==> job 4833 <==
==> flow/design.v (excerpt) <==
module ame_sobel_filter #(
    parameter LINE_DATA_BITS = 7,
    parameter COMP_DATA_BITS = 8
) (
    input logic clk_i,
    input logic rst_n_i,
    input  logic comp_init_i,
    output logic comp_done_o,
    input logic [5:0] [LINE_DATA_BITS-1:0] line_data_i,
    output logic [3:0] [3:0] [COMP_DATA_BITS-1:0] comp_data_o
);
typedef enum logic [2:0] {
    IDLE   = 3'b000,
    COMP_1 = 3'b001,
    COMP_2 = 3'b010,
    COMP_3 = 3'b011,
    COMP_4 = 3'b100,
    COMP_5 = 3'b101,
    COMP_6 = 3'b110
} state_t;
state_t ctl_sta;
logic [5:0] [1:0] [COMP_DATA_BITS-1:0] line_data;
logic [3:0] [3:0] [COMP_DATA_BITS-1:0] comp_data;
typedef enum logic {
    DATA_1 = 1'b0,
    DATA_2 = 1'b1
} comp_data_t;
generate
    for (genvar i = 0; i < 6; i++) begin: comp_block
        assign line_data[i][DATA_1] = line_data_i[i];
        assign line_data[i][DATA_2] = line_data_i[i] << 1;
    end
endgenerate
logic comp_done;
assign comp_done_o = comp_done;
assign comp_data_o = comp_data;
always_ff @(posedge clk_i or negedge rst_n_i)
begin
    if (!rst_n_i) begin
        ctl_sta <= IDLE;
        comp_done <= 'b0;
        comp_data <= 'b0;
    end else begin
        case (ctl_sta)
            IDLE:
                ctl_sta <= comp_init_i ? COMP_1 : ctl_sta;
            COMP_1:
                ctl_sta <= COMP_2;
            COMP_2:
                ctl_sta <= COMP_3;
            COMP_3:
                ctl_sta <= COMP_4;
            COMP_4:
                ctl_sta <= COMP_5;
            COMP_5:
                ctl_sta <= COMP_6;
            COMP_6:
                ctl_sta <= comp_init_i ? COMP_1 : IDLE;
            default:
                ctl_sta <= IDLE;
        endcase
        comp_done <= (ctl_sta == COMP_6);
        case (ctl_sta)
            IDLE:
                comp_data <= 'b0;
            COMP_1: begin
  ...
export LEC_CHECK = 0
export CAP_MARGIN = 20
export CELL_PAD_IN_SITES_DETAIL_PLACEMENT = 2
export CORE_MARGIN = 3
export CORE_UTILIZATION = 40
export HOLD_SLACK_MARGIN = -0.01
export PLACE_DENSITY_LB_ADDON = 0.01
export SLEW_MARGIN = 20
create_clock -name core_clock -period 2.4 [get_ports {clk_i}]
run.sh (not shown) runs the stock make flow with config.mk's settings and CLKGATE_MAP_FILE=.
==> job 7596: changes against job 4833 <==
CAP_MARGIN = 30   (was 20)
CELL_PAD_IN_SITES_DETAIL_PLACEMENT = default   (was 2)
CORE_ASPECT_RATIO = 1.4   (was default)
CORE_MARGIN = 2   (was 3)
CTS_CLUSTER_DIAMETER = 342   (was default)
CTS_CLUSTER_SIZE = 99   (was default)
HOLD_SLACK_MARGIN = default   (was -0.01)
PLACE_DENSITY_LB_ADDON = default   (was 0.01)
SETUP_SLACK_MARGIN = -0.48   (was default)
TNS_END_PERCENT = 5   (was default)
==> flow/constraint.sdc (replaced) <==
create_clock -name core_clock -period 5.0 [get_ports {clk_i}]
set_input_delay 1.0000 -clock core_clock [delete_from_list [all_inputs] [get_ports {clk_i}]]
set_output_delay 1.0000 -clock core_clock [all_outputs]
set_load 0.01 [all_outputs]
==> job 6829: changes against job 4833 <==
CAP_MARGIN = 40   (was 20)
CELL_PAD_IN_SITES_DETAIL_PLACEMENT = default   (was 2)
CORE_MARGIN = 2   (was 3)
CORE_UTILIZATION = 70   (was 40)
CTS_CLUSTER_DIAMETER = 49   (was default)
CTS_CLUSTER_SIZE = 32   (was default)
HOLD_SLACK_MARGIN = default   (was -0.01)
PLACE_DENSITY_LB_ADDON = default   (was 0.01)
==> flow/constraint.sdc (replaced) <==
create_clock -name core_clock -period 3.67 [get_ports {clk_i}]
set_input_delay 0.7340 -clock core_clock [delete_from_list [all_inputs] [get_ports {clk_i}]]
set_output_delay 0.7340 -clock core_clock [all_outputs]
set_load 0.01 [all_outputs]
==> run summary <==
run metrics: Cells after DPL 2063, site row count 81, initial standard-cell utilization of the core 40.6%, status timing/DRC/antenna clean, horizontal die size 163 microns, Post-Place Cell Area 0.0164 sq mm, full die area 0.0371 sq mm, routability-driven placement congestion ratio 0.870, Die Height 227 microns, Final HPWL DP 34.2 mm, core area 0.0350 sq mm
the above is filed under job 7596

==> run summary <==
run metrics: Worst Setup Slack, final -0.664 ns, count of endpoints failing setup in the final report 35, core area 0.0201 sq mm, site row count 52, Final HPWL DP 34.7 mm, status finished with violations, Cells after DPL 2074, Post-Place Cell Area 0.0177 sq mm, horizontal die size 146 microns, violated layout checks negative setup slack
the above is filed under job 6829

==> run summary <==
run results: error that stopped the run [ERROR DPL-0033] detailed placement checks failed during check placement., horizontal die size 194 microns, full die area 0.0378 sq mm, failing step clock tree synthesis (4_1_cts), status aborted with a tool error, Die Height 194 microns, Cells after DPL 2331, routability-driven placement congestion ratio 0.880, core area 0.0348 sq mm, Final HPWL DP 57.9 mm
the above is filed under job 4833


==> job 4539: inputs <==
==> flow/design.v <==
`timescale 1 ns / 1 ps
module ame_sobel_filter #(
    parameter LINE_DATA_BITS = 7,
    parameter COMP_DATA_BITS = 8
) (
    input logic clk_i,
    input logic rst_n_i,
    input  logic comp_init_i,
    output logic comp_done_o,
    input logic [5:0] [LINE_DATA_BITS-1:0] line_data_i,
    output logic [3:0] [3:0] [COMP_DATA_BITS-1:0] comp_data_o
);
typedef enum logic [2:0] {
    IDLE   = 3'b000,
    COMP_1 = 3'b001,
    COMP_2 = 3'b010,
    COMP_3 = 3'b011,
    COMP_4 = 3'b100,
    COMP_5 = 3'b101,
    COMP_6 = 3'b110
} state_t;
state_t ctl_sta;
logic [5:0] [1:0] [COMP_DATA_BITS-1:0] line_data;
logic [3:0] [3:0] [COMP_DATA_BITS-1:0] comp_data;
typedef enum logic {
    DATA_1 = 1'b0,
    DATA_2 = 1'b1
} comp_data_t;
generate
    for (genvar i = 0; i < 6; i++) begin: comp_block
        assign line_data[i][DATA_1] = line_data_i[i];
        assign line_data[i][DATA_2] = line_data_i[i] << 1;
    end
endgenerate
logic comp_done;
assign comp_done_o = comp_done;
assign comp_data_o = comp_data;
always_ff @(posedge clk_i or negedge rst_n_i)
begin
    if (!rst_n_i) begin
        ctl_sta <= IDLE;
        comp_done <= 'b0;
        comp_data <= 'b0;
    end else begin
        case (ctl_sta)
            IDLE:
                ctl_sta <= comp_init_i ? COMP_1 : ctl_sta;
            COMP_1:
                ctl_sta <= COMP_2;
            COMP_2:
                ctl_sta <= COMP_3;
            COMP_3:
                ctl_sta <= COMP_4;
            COMP_4:
                ctl_sta <= COMP_5;
            COMP_5:
                ctl_sta <= COMP_6;
            COMP_6:
                ctl_sta <= comp_init_i ? COMP_1 : IDLE;
            default:
                ctl_sta <= IDLE;
        endcase
        comp_done <= (ctl_sta == COMP_6);
        case (ctl_sta)
            IDLE:
                comp_data <= 'b0;
            COMP_1: begin
                comp_data[0][0] <= - line_data[0][DATA_1] - line_data[1][DATA_2] - line_data[2][DATA_1];
                comp_data[1][0] <= - line_data[1][DATA_1] - line_data[2][DATA_2] - line_data[3][DATA_1];
                comp_data[2][0] <= - line_data[2][DATA_1] - line_data[3][DATA_2] - line_data[4][DATA_1];
                comp_data[3][0] <= - line_data[3][DATA_1] - line_data[4][DATA_2] - line_data[5][DATA_1];
            end
            COMP_2: begin
                comp_data[0][1] <= - line_data[0][DATA_1] - line_data[1][DATA_2] - line_data[2][DATA_1];
                comp_data[1][1] <= - line_data[1][DATA_1] - line_data[2][DATA_2] - line_data[3][DATA_1];
                comp_data[2][1] <= - line_data[2][DATA_1] - line_data[3][DATA_2] - line_data[4][DATA_1];
                comp_data[3][1] <= - line_data[3][DATA_1] - line_data[4][DATA_2] - line_data[5][DATA_1];
            end
            COMP_3: begin
                comp_data[0][0] <= comp_data[0][0] + line_data[0][DATA_1] + line_data[1][DATA_2] + line_data[2][DATA_1];
                comp_data[1][0] <= comp_data[1][0] + line_data[1][DATA_1] + line_data[2][DATA_2] + line_data[3][DATA_1];
                comp_data[2][0] <= comp_data[2][0] + line_data[2][DATA_1] + line_data[3][DATA_2] + line_data[4][DATA_1];
                comp_data[3][0] <= comp_data[3][0] + line_data[3][DATA_1] + line_data[4][DATA_2] + line_data[5][DATA_1];
                comp_data[0][2] <= - line_data[0][DATA_1] - line_data[1][DATA_2] - line_data[2][DATA_1];
                comp_data[1][2] <= - line_data[1][DATA_1] - line_data[2][DATA_2] - line_data[3][DATA_1];
                comp_data[2][2] <= - line_data[2][DATA_1] - line_data[3][DATA_2] - line_data[4][DATA_1];
                comp_data[3][2] <= - line_data[3][DATA_1] - line_data[4][DATA_2] - line_data[5][DATA_1];
            end
            COMP_4: begin
                comp_data[0][1] <= comp_data[0][1] + line_data[0][DATA_1] + line_data[1][DATA_2] + line_data[2][DATA_1];
                comp_data[1][1] <= comp_data[1][1] + line_data[1][DATA_1] + line_data[2][DATA_2] + line_data[3][DATA_1];
                comp_data[2][1] <= comp_data[2][1] + line_data[2][DATA_1] + line_data[3][DATA_2] + line_data[4][DATA_1];
                comp_data[3][1] <= comp_data[3][1] + line_data[3][DATA_1] + line_data[4][DATA_2] + line_data[5][DATA_1];
                comp_data[0][3] <= - line_data[0][DATA_1] - line_data[1][DATA_2] - line_data[2][DATA_1];
                comp_data[1][3] <= - line_data[1][DATA_1] - line_data[2][DATA_2] - line_data[3][DATA_1];
                comp_data[2][3] <= - line_data[2][DATA_1] - line_data[3][DATA_2] - line_data[4][DATA_1];
                comp_data[3][3] <= - line_data[3][DATA_1] - line_data[4][DATA_2] - line_data[5][DATA_1];
            end
            COMP_5: begin
                comp_data[0][2] <= comp_data[0][2] + line_data[0][DATA_1] + line_data[1][DATA_2] + line_data[2][DATA_1];
                comp_data[1][2] <= comp_data[1][2] + line_data[1][DATA_1] + line_data[2][DATA_2] + line_data[3][DATA_1];
                comp_data[2][2] <= comp_data[2][2] + line_data[2][DATA_1] + line_data[3][DATA_2] + line_data[4][DATA_1];
                comp_data[3][2] <= comp_data[3][2] + line_data[3][DATA_1] + line_data[4][DATA_2] + line_data[5][DATA_1];
            end
            COMP_6: begin
                comp_data[0][3] <= comp_data[0][3] + line_data[0][DATA_1] + line_data[1][DATA_2] + line_data[2][DATA_1];
                comp_data[1][3] <= comp_data[1][3] + line_data[1][DATA_1] + line_data[2][DATA_2] + line_data[3][DATA_1];
                comp_data[2][3] <= comp_data[2][3] + line_data[2][DATA_1] + line_data[3][DATA_2] + line_data[4][DATA_1];
                comp_data[3][3] <= comp_data[3][3] + line_data[3][DATA_1] + line_data[4][DATA_2] + line_data[5][DATA_1];
            end
            default:
                comp_data <= 'b0;
        endcase
    end
end
endmodule
==> flow/run.sh <==
#!/bin/bash
# the make line also repeats each setting of config.mk as NAME=value (left out here)
make -C /OpenROAD-flow-scripts/flow DESIGN_CONFIG=/design/flow/config.mk WORK_HOME=/design/flow/orfs CLKGATE_MAP_FILE= finish
==> flow/config.mk <==
export PLATFORM = sky130hd
export DESIGN_NAME = ame_sobel_filter
export DESIGN_NICKNAME = ame_sobel_filter
export VERILOG_FILES = /design/flow/design.v
export SDC_FILE = /design/flow/constraint.sdc
export NUM_CORES = 4
export LEC_CHECK = 0
export CAP_MARGIN = 5
export CORE_MARGIN = 2
export CORE_UTILIZATION = 72
export CTS_CLUSTER_DIAMETER = 26
export CTS_CLUSTER_SIZE = 11
export PLACE_DENSITY_LB_ADDON = 0.19
export SETUP_SLACK_MARGIN = 0.55
export SLEW_MARGIN = 0
==> flow/constraint.sdc <==
create_clock -name core_clock -period 2.43 [get_ports {clk_i}]
set_input_delay 0.4860 -clock core_clock [delete_from_list [all_inputs] [get_ports {clk_i}]]
set_output_delay 0.4860 -clock core_clock [all_outputs]
set_load 0.01 [all_outputs]
==> job 7846 (differences from job 4539) <==
- CAP_MARGIN: 5 -> 30
- CORE_ASPECT_RATIO: default -> 1.4
- CORE_UTILIZATION: 72 -> 40
- CTS_CLUSTER_DIAMETER: 26 -> 342
- CTS_CLUSTER_SIZE: 11 -> 99
- SETUP_SLACK_MARGIN: 0.55 -> default
- SLEW_MARGIN: 0 -> 20
==> flow/constraint.sdc (replaced) <==
create_clock -name core_clock -period 5.0 [get_ports {clk_i}]
set_input_delay 1.0000 -clock core_clock [delete_from_list [all_inputs] [get_ports {clk_i}]]
set_output_delay 1.0000 -clock core_clock [all_outputs]
set_load 0.01 [all_outputs]
==> comparison table <==
| metric | job 4539 | job 7846 |
|---|---|---|
| Overall die width | 144 um | 163 um |
| Library cell with the highest instance count after synthesis | sky130_fd_sc_hd__inv_1 | sky130_fd_sc_hd__inv_1 |
| Mux contribution to synthesized area | 0% | 0% |
| Synthesized instance count | 1472 | 1472 |
| Synth top area share | 23.8% | 23.8% |
| Area of the core region | 19400 um2 | 35000 um2 |
| Row Count | 51 | 81 |
| Synth Seq Share | 24.0% | 24.0% |
| Distinct cells, synth | 45 | 45 |
| Run status | stopped before the end | timing/DRC/antenna clean |
| Failing step | 3_5_place_dp | - |
| Floorplan die area | 20900 um2 | 37100 um2 |
| Die H | 144 um | 227 um |
| Final weighted congestion in routability-driven placement | 1.00 | 0.881 |
| Adder Area Share | 34.2% | 34.2% |
| Post-Synth AOI/OAI Area | 20.9% | 20.9% |
| Simple-Gate Area Share | 6.27% | 6.27% |
| Yosys warning tally | 1 | 1 |
| Init Core Util | 73.3% | 40.6% |
| Synthesis area per yosys | 14200 um2 | 14200 um2 |
| Number of nets at floorplan | 1811 | 1811 |
| Dominant register cell in the synthesized netlist | sky130_fd_sc_hd__dfrtp_1 | sky130_fd_sc_hd__dfrtp_1 |
| Count of library flops with an enable pin | 0 | 0 |
| Flops & latches, synth | 136 | 136 |
| Post-synthesis instance area | 14200 um2 | 14200 um2 |
| Ys cells | 1472 | 1472 |
